== job 101 ==
## clock
module clock(
    input clk,
    input rst,
    input adjust, up, up_ten,
    input h24, world_clock,
    input usa, england, spain,
    input sw_stopwatch,
    input sw_timer,
    input sw_alarm_set,
    input btn_stp_start,
    input btn_stp_reset,
    input btn_alarm_toggle,
    input btn_alarm_stop,
    output [7:0] seg_data, seg_com, seg7,
    output am, pm,
    output led4, led6, led8, 
    output LCD_RS, LCD_RW, LCD_E,
    output [7:0] LCD_DATA,
    output [3:0] rgb_r,
    output piezo_out 
    );
    wire tick_1hz;
    wire [1:0] adjust_mode;
    wire [3:0] cur_h_ten, cur_h_one, cur_m_ten, cur_m_one, cur_s_ten, cur_s_one;
    wire [3:0] disp_h_ten, disp_h_one; 
    wire [3:0] stp_m10, stp_m1, stp_s10, stp_s1, stp_ms10, stp_ms1;
    wire [3:0] stp_run_m10, stp_run_m1, stp_run_s10, stp_run_s1, stp_run_ms10, stp_run_ms1;
    wire [3:0] stp_lap_m10, stp_lap_m1, stp_lap_s10, stp_lap_s1, stp_lap_ms10, stp_lap_ms1;
    wire [3:0] tm_m10, tm_m1, tm_s10, tm_s1;
    wire [3:0] tm_set_m10, tm_set_m1, tm_set_s10, tm_set_s1;
    wire timer_alarm_on; 
    wire [3:0] al_h10, al_h1, al_m10, al_m1;
    wire real_alarm_trig; 
    wire alarm_is_on;     
    reg [3:0] final_h_ten, final_h_one, final_m_ten, final_m_one, final_s_ten, final_s_one;
    clk_div u_clk_div( .clk(clk), .rst(rst), .tick_1hz(tick_1hz) );
    time_counter u_counter(
        .clk(clk), .rst(rst), .tick_1hz(tick_1hz),
        .adjust( adjust & ~sw_stopwatch & ~sw_timer & ~sw_alarm_set ), 
        .up(     up     & ~sw_stopwatch & ~sw_timer & ~sw_alarm_set ), 
        .up_ten( up_ten & ~sw_stopwatch & ~sw_timer & ~sw_alarm_set ),
  ...
Size in the first run: roughly 2500 cells after synthesis, roughly 62 I/O pins, about 21000 um2 of cells after synthesis.
make LEC_CHECK=0 ABC_AREA=0 CAP_MARGIN=25 CORE_MARGIN=7 CORE_UTILIZATION=42 CTS_CLUSTER_SIZE=59 GPL_ROUTABILITY_DRIVEN=1 PLACE_DENSITY_LB_ADDON=0.06 SLEW_MARGIN=15 finish   # period 18.5 ns
run.sh (not shown) runs the stock make flow with config.mk's settings and CLKGATE_MAP_FILE=.
Job 101 finished every step from synthesis to the final layout, and the layout passed the timing, DRC and antenna checks.
### job 101 -> job 102
Settings: CORE_UTILIZATION now 10, was 42; PLACE_DENSITY_LB_ADDON no longer set, was 0.06; GPL_ROUTABILITY_DRIVEN no longer set, was 1; CTS_CLUSTER_SIZE no longer set, was 59; CORE_MARGIN now 2, was 7; CAP_MARGIN now 20, was 25; ABC_AREA no longer set, was 0; SLEW_MARGIN now 20, was 15; the clock period (ns, I/O delays scaled along) now 22.0, was 18.5.
### Flow results
Going from job 101 to job 102, filler cell count in the final layout +400%; portion of the clock cycle consumed by the worst path in the final layout went down; global-route usage fell by 15 points; number of diodes added for antenna fixing up 2; hold slack higher.
Looking at start point of the critical path, the usa result is from job 102; the world_clock one comes from job 101.
Job 102 vs. job 101: die area grew by 280%; wire length per cell shrank by about 34%.
Final area: job 102 vs job 101 up 11%
Relative to job 102, the following input files were edited for job 103:
Settings: SETUP_SLACK_MARGIN now 2.99, previously not set; CORE_UTILIZATION now 40, was 10; the clock period (ns, I/O delays scaled along) now 18.6, was 22.0.
### Flow results
Job 103 vs job 102 — routability congestion estimate climbed slightly
Global-route usage came out higher on job 103 than on job 102.
Against job 102, job 103 comes in 3.35 ns lower on flop-to-flop setup slack.
Against job 102 as the reference, job 103 delivers a higher non-clock buffer count.
diff inputs: job 103 => job 104
Settings: CORE_UTILIZATION now 52, was 40; SETUP_SLACK_MARGIN no longer set, was 2.99; the clock period (ns, I/O delays scaled along) now 11.5, was 18.6.
==> comparison <==
Per the comparison of job 104 with job 103, ratio of final minimum period to clock period saw an increase; met3 wire length saw an increase. Compared with job 103, job 104 shows a worst path setup slack after routing that is 3.85 ns lower. Compared with job 103, job 104 shows final wirelength higher by 1.2%. Job 104 ran in full, but the layout does not pass; the checks complain about negative setup slack. Per the comparison of job 104 with job 103, largest net degree at the start of global routing increased by 51% relative to the old numbers, core utilization grew by 19 points, total half-perimeter wirelength after legalization and detailed placement grew by about 2.6%.
For job 105, these inputs were changed with respect to job 104:
Settings: changing CAP_MARGIN from 20 to 10; setting ABC_AREA to 1 for the first time; changing CORE_UTILIZATION from 52 to 72; setting CTS_CLUSTER_SIZE to 96 for the first time; changing the clock period (ns, I/O delays scaled along) from 11.5 to 10.4.
==> results <==
- No crash in job 105: every stage finished, but the layout fails its final checks due to negative setup slack.
- Compared with job 104, in job 105 worst setup slack after placement now sits lower, critical path depth now sits higher.
- Of job 105 and job 104, the run reporting the lower flop share of the area was job 104.
- A highest signal layer in the routed design of met5 is what job 105 shows, while met4 belongs to job 104.
- Min hold slack across job 105 and job 104: job 104
- Changes observed in job 105 relative to job 104: post-synthesis compound-gate area fraction went down; synthesized cell count increased by 447 relative to the old numbers.
- Job 105 against job 104; routability congestion estimate from global placement is up by a little under 10%.

---

Setup of main:
clock again, from the RTL that the note above started with.
// clock
module clock(
    input clk,
    input rst,
    input adjust, up, up_ten,
    input h24, world_clock,
    input usa, england, spain,
    input sw_stopwatch,
    input sw_timer,
    input sw_alarm_set,
    input btn_stp_start,
    input btn_stp_reset,
    input btn_alarm_toggle,
    input btn_alarm_stop,
    output [7:0] seg_data, seg_com, seg7,
    output am, pm,
    output led4, led6, led8, 
    output LCD_RS, LCD_RW, LCD_E,
    output [7:0] LCD_DATA,
    output [3:0] rgb_r,
    output piezo_out 
    );
clock: 11.1 ns
lec_check: 0
abc_area: 0
cap_margin: 35
core_margin: 2
core_utilization: 34
cts_cluster_size: 27
hold_slack_margin: 0.06
place_density_lb_addon: 0.08
setup_slack_margin: 2.79
slew_margin: 20
tns_end_percent: 70
In main the implementation ran to completion but is not tape-out ready, as the final checks report setup timing.
Relative to main, the following input files were edited for the feature branch:
Settings: a change of CAP_MARGIN from 35 to 20; a deleted SETUP_SLACK_MARGIN that had been 2.79; a change of CORE_UTILIZATION from 34 to 65; a deleted TNS_END_PERCENT that had been 70; a deleted PLACE_DENSITY_LB_ADDON that had been 0.08; a change of ABC_AREA from 0 to 1; a deleted CTS_CLUSTER_SIZE that had been 27; a deleted HOLD_SLACK_MARGIN that had been 0.06; a change of the clock period (ns, I/O delays scaled along) from 11.1 to 12.4.
Results
The feature branch | status: complete | timing, DRC, antenna: pass. Going from main to the feature branch, data arrival at the endpoint of the critical path dropped 530 ps, per-cell via count in the routed design climbed 12%, die height dropped 27%, count of clock-buffer cells in the layout dropped 15%. From main to the feature branch the numbers moved as follows: number of rows created at floorplan now sits lower, final area now sits lower.

---

Setup of v29:
clock again, from the RTL that the note above started with.
Settings: LEC_CHECK=0, ABC_AREA=0, CAP_MARGIN=20, CORE_ASPECT_RATIO=0.56, CORE_MARGIN=2, CORE_UTILIZATION=72, CTS_CLUSTER_DIAMETER=27, CTS_CLUSTER_SIZE=14, GPL_ROUTABILITY_DRIVEN=1, HOLD_SLACK_MARGIN=-0.07, PLACE_DENSITY_LB_ADDON=0.29, SETUP_SLACK_MARGIN=0.66, SLEW_MARGIN=20; clock period 5.97 ns.
What ended v29 was a tool error in 5_1_grt; the run never finished.
For v6, these inputs were changed with respect to v29:
Settings: changing SETUP_SLACK_MARGIN from 0.66 to -0.41; removing PLACE_DENSITY_LB_ADDON (formerly 0.29); changing CORE_UTILIZATION from 72 to 17; changing CTS_CLUSTER_DIAMETER from 27 to 119; changing CTS_CLUSTER_SIZE from 14 to 24; changing the clock period (ns, I/O delays scaled along) from 5.97 to 7.69.
==> comparison <==
Across v29 and v6, no clean finish was achieved.
v29 did not finish: a tool error stopped it during 5_1_grt.
Comparing v29 and v6, detailed placer's ending HPWL is lower on v29.
Share of the core filled by cells before placement: v6 vs v29 down 57 points
Diff v6..v29 | area of the mapped netlist | unchanged
Relative to v29, number of clock buffers inserted by TritonCTS decreased by 28 in v6.
diff inputs: v6 => v22
Settings: CTS_CLUSTER_SIZE no longer set, was 24; SETUP_SLACK_MARGIN no longer set, was -0.41; CORE_UTILIZATION now 65, was 17; CORE_ASPECT_RATIO no longer set, was 0.56; ABC_AREA no longer set, was 0; CTS_CLUSTER_DIAMETER no longer set, was 119; GPL_ROUTABILITY_DRIVEN no longer set, was 1; HOLD_SLACK_MARGIN no longer set, was -0.07; the clock period (ns, I/O delays scaled along) now 13.7, was 7.69.
==> results <==
v22 vs. v6: setup slack after layout +4.16 ns, routed wire length now smaller. Relative to v6, the number of global-route vias before repair measured on v22 has increased by a few percent. Taking v6 as the reference, in v22 final standard cell count with taps included and fillers excluded went down by 33%; largest stage delay on the critical path decreased by 0.08 ns relative to the old numbers; non-clock buffer count fell by about 60%; row count now sits lower. Of v6 and v22, only v6 fails to finish with a clean layout. Layout checks on v6: not met. Flow itself completed; violations: setup timing. Of v6 and v22, the higher number of CTS-inserted buffers belongs to v22.

---

Starting RTL as in the previous note.
export LEC_CHECK = 0
export CAP_MARGIN = 10
export CELL_PAD_IN_SITES_DETAIL_PLACEMENT = 2
export CORE_ASPECT_RATIO = 0.52
export CORE_MARGIN = 7
export CORE_UTILIZATION = 68
export HOLD_SLACK_MARGIN = 0.12
export MAX_ROUTING_LAYER = met4
export SLEW_MARGIN = 20
create_clock -name core_clock -period 20.0 [get_ports {clk}]
The starting point did not get past detailed placement (3_5_place_dp) (DPL-0033).
Edit:
- CAP_MARGIN: 10 -> 20
- CELL_PAD_IN_SITES_DETAIL_PLACEMENT: 2 -> not set
- CORE_ASPECT_RATIO: 0.52 -> not set
- CORE_MARGIN: 7 -> 2
- CORE_UTILIZATION: 68 -> 72
- CTS_CLUSTER_SIZE: not set -> 22
- HOLD_SLACK_MARGIN: 0.12 -> not set
- MAX_ROUTING_LAYER: met4 -> not set
- clock period: 20.0 -> 11.7 ns (I/O delays scaled with it)
Outcome: With this change the flow completed, yet does not pass: setup timing; die size came out lower by 16%; area after synthesis is unchanged; synthesized cell count does not change.
Edit:
- CORE_UTILIZATION: 72 -> 40
- CTS_CLUSTER_SIZE: 22 -> not set
- clock period: 11.7 -> 18.6 ns (I/O delays scaled with it)
With this change the flow finished clean.
Cell count is higher by 1.0%.
Register-to-register slack gains 7300 ps.
Area after synthesis does not change.
Clock-buffer cell count grows by 7.
Sequential share of layout area rises by 3.2 points.
Edit:
- clock period: 18.6 -> 20.0 ns (I/O delays scaled with it)
Design area stays flat.
Worst setup slack improved by 840 ps.
